==> flow/design.v (excerpt) <==
module JAM (
input CLK,
input RST,
output reg [2:0] W,
output reg [2:0] J,
input [6:0] Cost,
output reg [3:0] MatchCount,
output reg [9:0] MinCost,
output reg Valid );
For scale: roughly 1200 cells after synthesis, ~78 flip-flops, ~30 I/O pins, roughly 9200 um^2 of cells after synthesis.
==> flow/config.mk <==
export PLATFORM = sky130hd
export DESIGN_NAME = JAM
export DESIGN_NICKNAME = JAM
export VERILOG_FILES = /design/flow/design.v
export SDC_FILE = /design/flow/constraint.sdc
export NUM_CORES = 4
export LEC_CHECK = 0
export CAP_MARGIN = 20
export CELL_PAD_IN_SITES_GLOBAL_PLACEMENT = 2
export CORE_ASPECT_RATIO = 0.5
export CORE_MARGIN = 2
export CORE_UTILIZATION = 40
export CTS_CLUSTER_DIAMETER = 377
export CTS_CLUSTER_SIZE = 98
export PLACE_DENSITY_LB_ADDON = 0.04
export SLEW_MARGIN = 20
==> flow/constraint.sdc <==
create_clock -name core_clock -period 16.0 [get_ports {CLK}]
set_input_delay 3.2000 -clock core_clock [delete_from_list [all_inputs] [get_ports {CLK}]]
set_output_delay 3.2000 -clock core_clock [all_outputs]
set_load 0.01 [all_outputs]
run.sh (not shown) runs the stock make flow with config.mk's settings and CLKGATE_MAP_FILE=.
The starting point finished with timing, DRC and antenna clean.
Change:
Settings changed: CELL_PAD_IN_SITES_GLOBAL_PLACEMENT 2 to unset, CORE_ASPECT_RATIO 0.5 to unset, CORE_UTILIZATION 40 to 66, CTS_CLUSTER_DIAMETER 377 to unset, CTS_CLUSTER_SIZE 98 to unset, PLACE_DENSITY_LB_ADDON 0.04 to unset.
Clock period 16.0 ns to 12.8 ns, I/O delays scaled along.
What happened: Now the flow ended with an error in 5_1_grt on GRT-0232. Area after synthesis is unchanged. Die area fell by 39%. Synthesized cell count is unchanged.
Change:
Settings changed: CORE_UTILIZATION 66 to 40.
Clock period 12.8 ns to 16.0 ns, I/O delays scaled along.
The changed run completed with no timing, DRC or antenna violations.
Die size climbs by well over a third.
Synthesized area stays the same.
Synthesized cell count does not change.

---

Setup of job 6447:
Starting RTL as in the previous note.
## JAM
module JAM (
input CLK,
input RST,
output reg [2:0] W,
output reg [2:0] J,
input [6:0] Cost,
output reg [3:0] MatchCount,
output reg [9:0] MinCost,
output reg Valid );
Settings: LEC_CHECK=0, ABC_AREA=1, CAP_MARGIN=20, CORE_MARGIN=2, CORE_UTILIZATION=72, CTS_CLUSTER_DIAMETER=148, CTS_CLUSTER_SIZE=99, SETUP_SLACK_MARGIN=-0.67, SLEW_MARGIN=20; clock period 8.14 ns.
Tool error DPL-0038 stopped job 6447 during clock tree synthesis (4_1_cts); no final results.
Input changes introduced in job 8714 (baseline for comparison: job 6447):
- CORE_UTILIZATION: 72 -> 40
- CTS_CLUSTER_SIZE: 99 -> unset
- SETUP_SLACK_MARGIN: -0.67 -> unset
- CTS_CLUSTER_DIAMETER: 148 -> unset
- ABC_AREA: 1 -> unset
- the clock period (ns, I/O delays scaled along): 8.14 -> 15.5
- In the metrics for job 6447 and job 8714, the one carrying the lower number of nets produced by synthesis is job 8714.
- Synthesized cell count in job 8714 is 16% lower than in job 6447
- Row count: job 8714 vs job 6447 up 15
- Looking at the reports, job 8714 completed the entire flow and the layout it produced met the timing, design-rule and antenna checks.
- The log for job 6447 ends in clock tree synthesis (4_1_cts) with error DPL-0038, so the run never completed.
Changes in job 9039 relative to job 8714:
- swapping 40 for 70 in CORE_UTILIZATION
- swapping 15.5 for 6.24 in the clock period (ns, I/O delays scaled along)
==> comparison <==
Job 9039 terminated abnormally: clock tree synthesis (4_1_cts) reported DPL-0038.
As of job 9039, total instance count after detailed placement had risen by a little under 10% compared to job 8714.
Comparing job 9039 against job 8714, there is no change at all in synthesized cell count.
Chip area line of the yosys report came out exactly the same in job 9039 and job 8714.
From job 9039 to job 8714, cell count listed in synth_stat.txt did not move at all.
Here is what was changed in the inputs of job 1402 compared with job 9039.
- swapping 70 for 61 in CORE_UTILIZATION
- swapping 6.24 for 15.5 in the clock period (ns, I/O delays scaled along)
Results
- Job 1402: flow completed, timing, DRC and antenna clean
- Lower die height among job 9039 and job 1402: job 9039
- Re synthesized area: no difference whatsoever between job 9039 and job 1402.
- Job 1402 vs job 9039: weighted congestion reported at the end of routability-driven placement down by a few percent
- Row x dimension of the die: job 1402 higher / job 9039 lower

---

== juniper ==
Starting RTL as in the previous note.
==> flow/config.mk <==
export PLATFORM = sky130hd
export DESIGN_NAME = JAM
export DESIGN_NICKNAME = JAM
export VERILOG_FILES = /design/flow/design.v
export SDC_FILE = /design/flow/constraint.sdc
export NUM_CORES = 4
export LEC_CHECK = 0
export ABC_AREA = 1
export CAP_MARGIN = 20
export CELL_PAD_IN_SITES_DETAIL_PLACEMENT = 0
export CORE_ASPECT_RATIO = 1.32
export CORE_MARGIN = 2
export CORE_UTILIZATION = 72
export CTS_CLUSTER_DIAMETER = 95
export HOLD_SLACK_MARGIN = 0.3
export PLACE_DENSITY_LB_ADDON = 0.29
export SETUP_SLACK_MARGIN = -0.45
export SLEW_MARGIN = 5
export TNS_END_PERCENT = 80
==> flow/constraint.sdc <==
create_clock -name core_clock -period 9.51 [get_ports {CLK}]
set_input_delay 1.9020 -clock core_clock [delete_from_list [all_inputs] [get_ports {CLK}]]
set_output_delay 1.9020 -clock core_clock [all_outputs]
set_load 0.01 [all_outputs]
juniper never completed, since it errored out during global routing (5_1_grt).
Setup changes, juniper to raven
- SETUP_SLACK_MARGIN now 0.32, was -0.45
- PLACE_DENSITY_LB_ADDON no longer set, was 0.29
- CORE_ASPECT_RATIO now 0.81, was 1.32
- HOLD_SLACK_MARGIN no longer set, was 0.3
- CORE_UTILIZATION now 68, was 72
- the clock period (ns, I/O delays scaled along) now 17.4, was 9.51
==> results <==
- raven | stages: all done | timing, DRC, antenna: all pass
- Reported for raven and juniper, count of hold buffers inserted by post-cts repair turned out identical to the last digit.
- Post-cts gate resize count in raven vs juniper: down 55
- What juniper reported for placeable core region has to be multiplied by 1.06 to get the figure for raven.
- Placement-stage worst setup slack was lower in juniper than in raven.
- Per the comparison of raven with juniper, total die area went up about 5.7%; number of cells in the design after placement went down about 7%; half-perimeter wire length of the detailed placement result went down about 2.5%; x dimension of the die went up about 30%.
- Total cell area at the placement stage is higher on juniper
- In the metrics for raven and juniper, the one carrying the lower floorplan-stage core utilization is raven.
- juniper has a higher routability congestion estimate from global placement than raven.
Inputs modified between raven and willow:
- removing ABC_AREA (formerly 1)
- changing SLEW_MARGIN from 5 to 20
- removing CORE_ASPECT_RATIO (formerly 0.81)
- removing CTS_CLUSTER_DIAMETER (formerly 95)
- removing TNS_END_PERCENT (formerly 80)
- removing CELL_PAD_IN_SITES_DETAIL_PLACEMENT (formerly 0)
- removing SETUP_SLACK_MARGIN (formerly 0.32)
- changing CORE_UTILIZATION from 68 to 63
- changing the clock period (ns, I/O delays scaled along) from 17.4 to 15.0
## What came out
In the tables for willow and raven, final cell count reads lower with willow.
Number of placement rows went up by more than 10% going from raven to willow.
willow: full flow OK, the timing, design-rule and antenna checks passed
Going from raven to willow, the via count of the first global-routing pass was found to have gone up by 111.
